==> flow/design.v (excerpt) <==
module cpu_8b(
    input wire clk,
    input wire rst,
    output wire halt,
    output wire mem_we,
    output wire [7:0] mem_addr,
    output wire [7:0] mem_wdata,
    input wire [7:0] mem_rdata
);
Settings: LEC_CHECK=0, CAP_MARGIN=20, CORE_MARGIN=2, CORE_UTILIZATION=65, SLEW_MARGIN=20; clock period 4.1 ns.
run.sh (not shown) runs the stock make flow with config.mk's settings and CLKGATE_MAP_FILE=.
Edit:
- CAP_MARGIN: 20 -> 35
- CORE_UTILIZATION: 65 -> 72
- HOLD_SLACK_MARGIN: default -> 0.27
- MAX_ROUTING_LAYER: default -> met4
- SETUP_SLACK_MARGIN: default -> -0.31
Now the flow finished but failed the layout checks on setup timing.
Die area goes down by roughly a tenth.
Worst setup slack got worse by 0.22 ns.
Core utilization goes up by 11 points.
Register-to-register slack got worse by 0.30 ns.
Wire length goes up by roughly a tenth.
Total power goes up by a few percent.
Clock-buffer cell count does not change.
Maximum frequency goes down by a few percent.
Final area is about the same.
Clock skew barely changes.
Edit:
- CAP_MARGIN: 35 -> 20
- CORE_UTILIZATION: 72 -> 40
- HOLD_SLACK_MARGIN: 0.27 -> default
- MAX_ROUTING_LAYER: met4 -> default
- SETUP_SLACK_MARGIN: -0.31 -> default
- clock period: 4.1 -> 5.0 ns (I/O delays scaled with it)
With this change the flow finished with timing, DRC and antenna clean.
Utilization fell by 44 points.
Worst hold slack barely changes.
Clock skew rose by 0.0099 ns.
Sequential cell count is unchanged.
Area after synthesis does not change.
Clock-buffer cell count is lower by 1.
Routed wire length is lower by 19%.
Setup slack gains 0.32 ns.
Edit:
- ABC_AREA: default -> 0
- CORE_ASPECT_RATIO: default -> 0.5
- CTS_CLUSTER_DIAMETER: default -> 384
- CTS_CLUSTER_SIZE: default -> 14
- TNS_END_PERCENT: default -> 95
Sequential power stays flat.
Count of clock-buffer cells in the layout goes up by 1.
Via count fell by 0.68%.
Wire length goes up by 0.84%.
Maximum frequency barely changes.
Final cell count goes up by 1.7%.
Cell area rose by 2.1%.
Die size goes up by 0.47%.
Edit:
- ABC_AREA: 0 -> 1
- CORE_UTILIZATION: 40 -> 58
- CTS_CLUSTER_SIZE: 14 -> 100
After rerunning: The changed run passed the timing, DRC and antenna checks. Wire length goes down by about 4%. Final cell count goes up by about 13%. Design area goes down by 1.9%. Total power goes up by 5.2%. Worst setup slack improved by 0.18 ns. Via count goes up by about 9%. Sequential share of layout area goes up by 0.42 points. Count of clock-buffer cells in the layout is unchanged. Clock skew is about the same. Die area goes down by 30%. Flip-flop count stays the same.

========
## alpha
cpu_8b again, from the RTL that the note above started with.
==> flow/config.mk <==
export PLATFORM = sky130hd
export DESIGN_NAME = cpu_8b
export DESIGN_NICKNAME = cpu_8b
export VERILOG_FILES = /design/flow/design.v
export SDC_FILE = /design/flow/constraint.sdc
export NUM_CORES = 4
export LEC_CHECK = 0
export ABC_AREA = 1
export CAP_MARGIN = 20
export CORE_MARGIN = 2
export CORE_UTILIZATION = 69
export SETUP_SLACK_MARGIN = 0.48
export SLEW_MARGIN = 20
==> flow/constraint.sdc <==
create_clock -name core_clock -period 3.31 [get_ports {clk}]
set_input_delay 0.6620 -clock core_clock [delete_from_list [all_inputs] [get_ports {clk}]]
set_output_delay 0.6620 -clock core_clock [all_outputs]
set_load 0.01 [all_outputs]
Status(alpha) = ERROR, stage = 5_1_grt
Setup changes, alpha to beta
- changing CORE_UTILIZATION from 69 to 62
- removing SETUP_SLACK_MARGIN (formerly 0.48)
- changing the clock period (ns, I/O delays scaled along) from 3.31 to 1.99
Findings:
Die area came out higher on beta than on alpha.
Detailed placer's ending HPWL grows by a few percent when moving from alpha to beta.
Pre-CTS setup slack, alpha and beta: larger value in alpha
Summary of the comparison: standard cell core area is higher in beta, relative to alpha.
alpha did not make it past 5_1_grt, where a tool error ended it.
Flow for beta halted at 4_1_cts, error code DPL-0033.
## Diff of input files: gamma against beta
- clearing ABC_AREA, which used to be 1
- putting CTS_CLUSTER_SIZE at 26 where nothing was set
- swapping 1.99 for 5.0 in the clock period (ns, I/O delays scaled along)
Notes after the runs:
- beta and gamma: one clean run, gamma; the rest did not finish clean.
- What ended beta was a tool error in 4_1_cts; the run never finished.
- Floorplan core area in gamma is 210 um2 below beta.
- Re synthesized instance count: gamma is about 20% down on beta.
- The chip area line of the yosys report in gamma was lower than what beta gave.
- gamma vs. beta: share of synthesized area spent on multiplexers went up by 11 points.
### gamma -> delta
- CTS_CLUSTER_SIZE changed from 26 to 100
- TNS_END_PERCENT newly set to 40
- CTS_CLUSTER_DIAMETER newly set to 384
- CORE_ASPECT_RATIO newly set to 1.93
- CELL_PAD_IN_SITES_GLOBAL_PLACEMENT newly set to 3
- ABC_AREA newly set to 1
- CORE_UTILIZATION changed from 62 to 40
[summary]
Run status, delta: aborted in 3_1_place_gp_skip_io, error GPL-0301
Min number of distinct standard cells referenced by the synthesized netlist across gamma and delta: delta
On delta: cell count after synthesis is about 24% higher than what gamma gave.
Of the two candidates, gamma has the better die area and delta the worse one.
delta falls short of gamma in area of the placeable core.
For epsilon, these inputs were changed with respect to delta:
- a change of TNS_END_PERCENT from 40 to 90
- a deleted CORE_ASPECT_RATIO that had been 1.93
- a deleted CELL_PAD_IN_SITES_GLOBAL_PLACEMENT that had been 3
- a deleted CTS_CLUSTER_DIAMETER that had been 384
- a deleted ABC_AREA that had been 1
- a change of CORE_UTILIZATION from 40 to 34
- a deleted CTS_CLUSTER_SIZE that had been 100
- epsilon: PASS, flow complete, no timing, DRC or antenna violations
- Compared with delta, epsilon degrades core region area.
- Compared to delta, epsilon has effective utilization at floorplan 5.7 points lower.
- Per the comparison of epsilon with delta, yosys stat chip area lower, cell count after synthesis lower, floorplan die height lower.
- Area after synthesis (higher): delta
- Any difference in area fraction in full adders, half adders and majority gates between epsilon and delta is small enough to ignore.
- Between epsilon and delta, it is epsilon whose average instance area after synthesis is higher, by about 24%.
- epsilon: synthesized netlist net count is about 18% lower than what delta reported.

========
## build 54
cpu_8b again, from the RTL that the note above started with.
make LEC_CHECK=0 ABC_AREA=1 CAP_MARGIN=40 CORE_MARGIN=2 CORE_UTILIZATION=67 CTS_CLUSTER_SIZE=74 SETUP_SLACK_MARGIN=-0.01 SLEW_MARGIN=20 finish   # period 3.0 ns
Completing all stages was not enough for build 54: its layout failed the final checks because of negative setup slack.
Relative to build 54, the following input files were edited for build 84:
Settings: an added CTS_CLUSTER_DIAMETER of 105; a change of CORE_UTILIZATION from 67 to 68.
[summary]
To summarise build 84: no stage aborted, but the layout did not pass its checks, failing on negative setup slack.
Between build 54 and build 84, the ratio of total power to cell area is higher for build 84.
In the reports for build 54 and build 84, the larger overall global routing resource usage belongs to build 84.
Power in sequential cells was higher in build 84 than in build 54.
Build 84: switching share of power higher than build 54
Slew at the pin closest to its max-slew limit, build 54 and build 84: smaller value in build 54
What build 73 does differently from build 84 at the input level:
Settings: removing CTS_CLUSTER_DIAMETER (formerly 105); changing SETUP_SLACK_MARGIN from -0.01 to 1.13; changing CAP_MARGIN from 40 to 20; removing CTS_CLUSTER_SIZE (formerly 74); changing CORE_UTILIZATION from 68 to 60; removing ABC_AREA (formerly 1); changing the clock period (ns, I/O delays scaled along) from 3.0 to 3.88.
--- outcome ---
Build 84 reports its critical path startpoint as state_register.q[2]$_SDFF_PP0_ while build 73 reports rst. Build 73 — sequential share of layout area 3.2 points lower, build 84 as reference. The layout from build 73, despite a flow that completed every stage, fails the layout checks, with the failing checks listed as negative setup slack. Diff build 84 -> build 73: starting utilization of the core area now sits lower; sequential power moved down; number of cells upsized or downsized after cts rose by 190%; hold slack saw little to no change; wire length shows an increase of about 14%. Looking at overall power of the completed layout across both flows, build 73 is the stronger of the two, with build 84 trailing. Compared with build 84, build 73 shows a lower synthesized cell count. Taking build 73 as 1.0, build 84 lands at 4.0 on inverter count.

========
cpu_8b again, from the RTL that the note above started with.
## cpu_8b
module cpu_8b(
    input wire clk,
    input wire rst,
    output wire halt,
    output wire mem_we,
    output wire [7:0] mem_addr,
    output wire [7:0] mem_wdata,
    input wire [7:0] mem_rdata
);
clock: 5.66 ns
lec_check: 0
abc_area: 1
cap_margin: 20
core_aspect_ratio: 0.5
core_margin: 2
core_utilization: 60
cts_cluster_diameter: 108
cts_cluster_size: 98
gpl_routability_driven: 1
gpl_timing_driven: 1
max_routing_layer: met4
place_density_lb_addon: 0.15
setup_slack_margin: 0.83
slew_margin: 35
tns_end_percent: 30
Change:
- CORE_ASPECT_RATIO: 0.5 -> 1.07
- CORE_UTILIZATION: 60 -> 68
- CTS_CLUSTER_SIZE: 98 -> 37
- SETUP_SLACK_MARGIN: 0.83 -> default
- TNS_END_PERCENT: 30 -> default
- clock period: 5.66 -> 3.17 ns (I/O delays scaled with it)
After rerunning: Now the flow completed and failed the layout checks on setup timing; total power increases by 100%; register-to-register slack got worse by 2.1 ns; via count is higher by 25%; setup slack gets worse by 1.1 ns; cell area goes up by 14%; non-clock buffer count climbs by 62; sequential share of layout area goes down by 2.7 points; global-route usage went up by 13 points; area after synthesis stays the same; count of clock-buffer cells in the layout stays the same.

========
## run A
cpu_8b again, from the RTL that the note above started with.
Settings: LEC_CHECK=0, ABC_AREA=1, CAP_MARGIN=20, CORE_ASPECT_RATIO=1.07, CORE_MARGIN=2, CORE_UTILIZATION=55, CTS_CLUSTER_DIAMETER=165, CTS_CLUSTER_SIZE=98, GPL_ROUTABILITY_DRIVEN=1, GPL_TIMING_DRIVEN=1, MAX_ROUTING_LAYER=met4, PLACE_DENSITY_LB_ADDON=0.15, SLEW_MARGIN=35, TNS_END_PERCENT=30; clock period 5.66 ns.
#### Input delta (run B over run A)
# run A
export LEC_CHECK = 0
export ABC_AREA = 1
export CAP_MARGIN = 20
export CORE_ASPECT_RATIO = 1.07
export CORE_MARGIN = 2
export CORE_UTILIZATION = 55
export CTS_CLUSTER_DIAMETER = 165
export CTS_CLUSTER_SIZE = 98
export GPL_ROUTABILITY_DRIVEN = 1
export GPL_TIMING_DRIVEN = 1
export MAX_ROUTING_LAYER = met4
export PLACE_DENSITY_LB_ADDON = 0.15
export SLEW_MARGIN = 35
export TNS_END_PERCENT = 30
create_clock -name core_clock -period 5.66 [get_ports {clk}]
# run B
export LEC_CHECK = 0
export ABC_AREA = 1
export CAP_MARGIN = 20
export CORE_ASPECT_RATIO = 1.07
export CORE_MARGIN = 2
export CORE_UTILIZATION = 70
export CTS_CLUSTER_DIAMETER = 108
export CTS_CLUSTER_SIZE = 98
export GPL_ROUTABILITY_DRIVEN = 1
export GPL_TIMING_DRIVEN = 1
export MAX_ROUTING_LAYER = met4
export PLACE_DENSITY_LB_ADDON = 0.15
export SLEW_MARGIN = 35
export TNS_END_PERCENT = 30
create_clock -name core_clock -period 5.66 [get_ports {clk}]
Notes after the runs:
Share of total power in sequential cells: run B and run A compared, lower one is run A. Going from run A to run B, logic depth of the worst register-to-register path shrinks by 1. When run B is set beside run A, its core region area turns out to be 1300 sq um smaller. Run B ends up with a worst max-slew margin expressed relative to the limit that is 1.4 points lower than in run A. From run A to run B, area of the synthesized netlist per yosys stat did not move at all. Comparing the two runs side by side, run B comes out ahead of run A on total power after layout. Taking run A as the reference, in run B count of placed standard cells including taps lower, minimum setup slack in the final design rose by 89 ps.
[inputs] run C vs run B
# run B
export LEC_CHECK = 0
export ABC_AREA = 1
export CAP_MARGIN = 20
export CORE_ASPECT_RATIO = 1.07
export CORE_MARGIN = 2
export CORE_UTILIZATION = 70
export CTS_CLUSTER_DIAMETER = 108
export CTS_CLUSTER_SIZE = 98
export GPL_ROUTABILITY_DRIVEN = 1
export GPL_TIMING_DRIVEN = 1
export MAX_ROUTING_LAYER = met4
export PLACE_DENSITY_LB_ADDON = 0.15
export SLEW_MARGIN = 35
export TNS_END_PERCENT = 30
create_clock -name core_clock -period 5.66 [get_ports {clk}]
# run C
export LEC_CHECK = 0
export ABC_AREA = 1
export CAP_MARGIN = 20
export CORE_ASPECT_RATIO = 1.07
export CORE_MARGIN = 2
export CORE_UTILIZATION = 72
export CTS_CLUSTER_DIAMETER = 360
export CTS_CLUSTER_SIZE = 37
export GPL_ROUTABILITY_DRIVEN = 1
export GPL_TIMING_DRIVEN = 1
export MAX_ROUTING_LAYER = met4
export PLACE_DENSITY_LB_ADDON = 0.15
export SLEW_MARGIN = 35
create_clock -name core_clock -period 3.21 [get_ports {clk}]
--- outcome ---
Status | run B and run C | clean except run C
As the logs show, run C stopped at 5_1_grt after a tool error, so it never reached the end of the flow.
Compared with run B, run C shows core outline area that has gone down by a few percent.
Looking only at number of placement rows, and setting everything else aside, the lower value of run B and run C goes to run C.
Comparing run C against run B, there is no change at all in area after synthesis.
From run C to run B, register bit total from synthesis did not move at all.
NOTE die extent in x run B->run C decreased slightly
Number of gates resized after cts, run B and run C, higher one = run C.
Lower overall die area goes to run C over run B.
On run C: placement-stage cell area is 7.7% higher than what run B gave.
Die height shrinks slightly when moving from run B to run C.
For run D, these inputs were changed with respect to run C:
# run C
export LEC_CHECK = 0
export ABC_AREA = 1
export CAP_MARGIN = 20
export CORE_ASPECT_RATIO = 1.07
export CORE_MARGIN = 2
export CORE_UTILIZATION = 72
export CTS_CLUSTER_DIAMETER = 360
export CTS_CLUSTER_SIZE = 37
export GPL_ROUTABILITY_DRIVEN = 1
export GPL_TIMING_DRIVEN = 1
export MAX_ROUTING_LAYER = met4
export PLACE_DENSITY_LB_ADDON = 0.15
export SLEW_MARGIN = 35
create_clock -name core_clock -period 3.21 [get_ports {clk}]
# run D
export LEC_CHECK = 0
export ABC_AREA = 0
export CAP_MARGIN = 20
export CORE_ASPECT_RATIO = 1.07
export CORE_MARGIN = 2
export CORE_UTILIZATION = 60
export CTS_CLUSTER_DIAMETER = 108
export CTS_CLUSTER_SIZE = 98
export GPL_ROUTABILITY_DRIVEN = 1
export GPL_TIMING_DRIVEN = 1
export MAX_ROUTING_LAYER = met4
export PLACE_DENSITY_LB_ADDON = 0.15
export SLEW_MARGIN = 35
export TNS_END_PERCENT = 30
create_clock -name core_clock -period 5.66 [get_ports {clk}]
--- outcome ---
Run D: full flow OK, the timing, DRC and antenna checks passed. Compared with run C, in run D quantity of gates resized following cts went down 33; placement row count went up about 12%; die width went up about 9%; total core area went up 1100 sq um. The run showing the greater synthesized cell count is run C. Diff run C -> run D: total placed cells including tap cells lost about 20%; area of the chip up 19%.
Power is estimated from default activity; no workload was simulated.
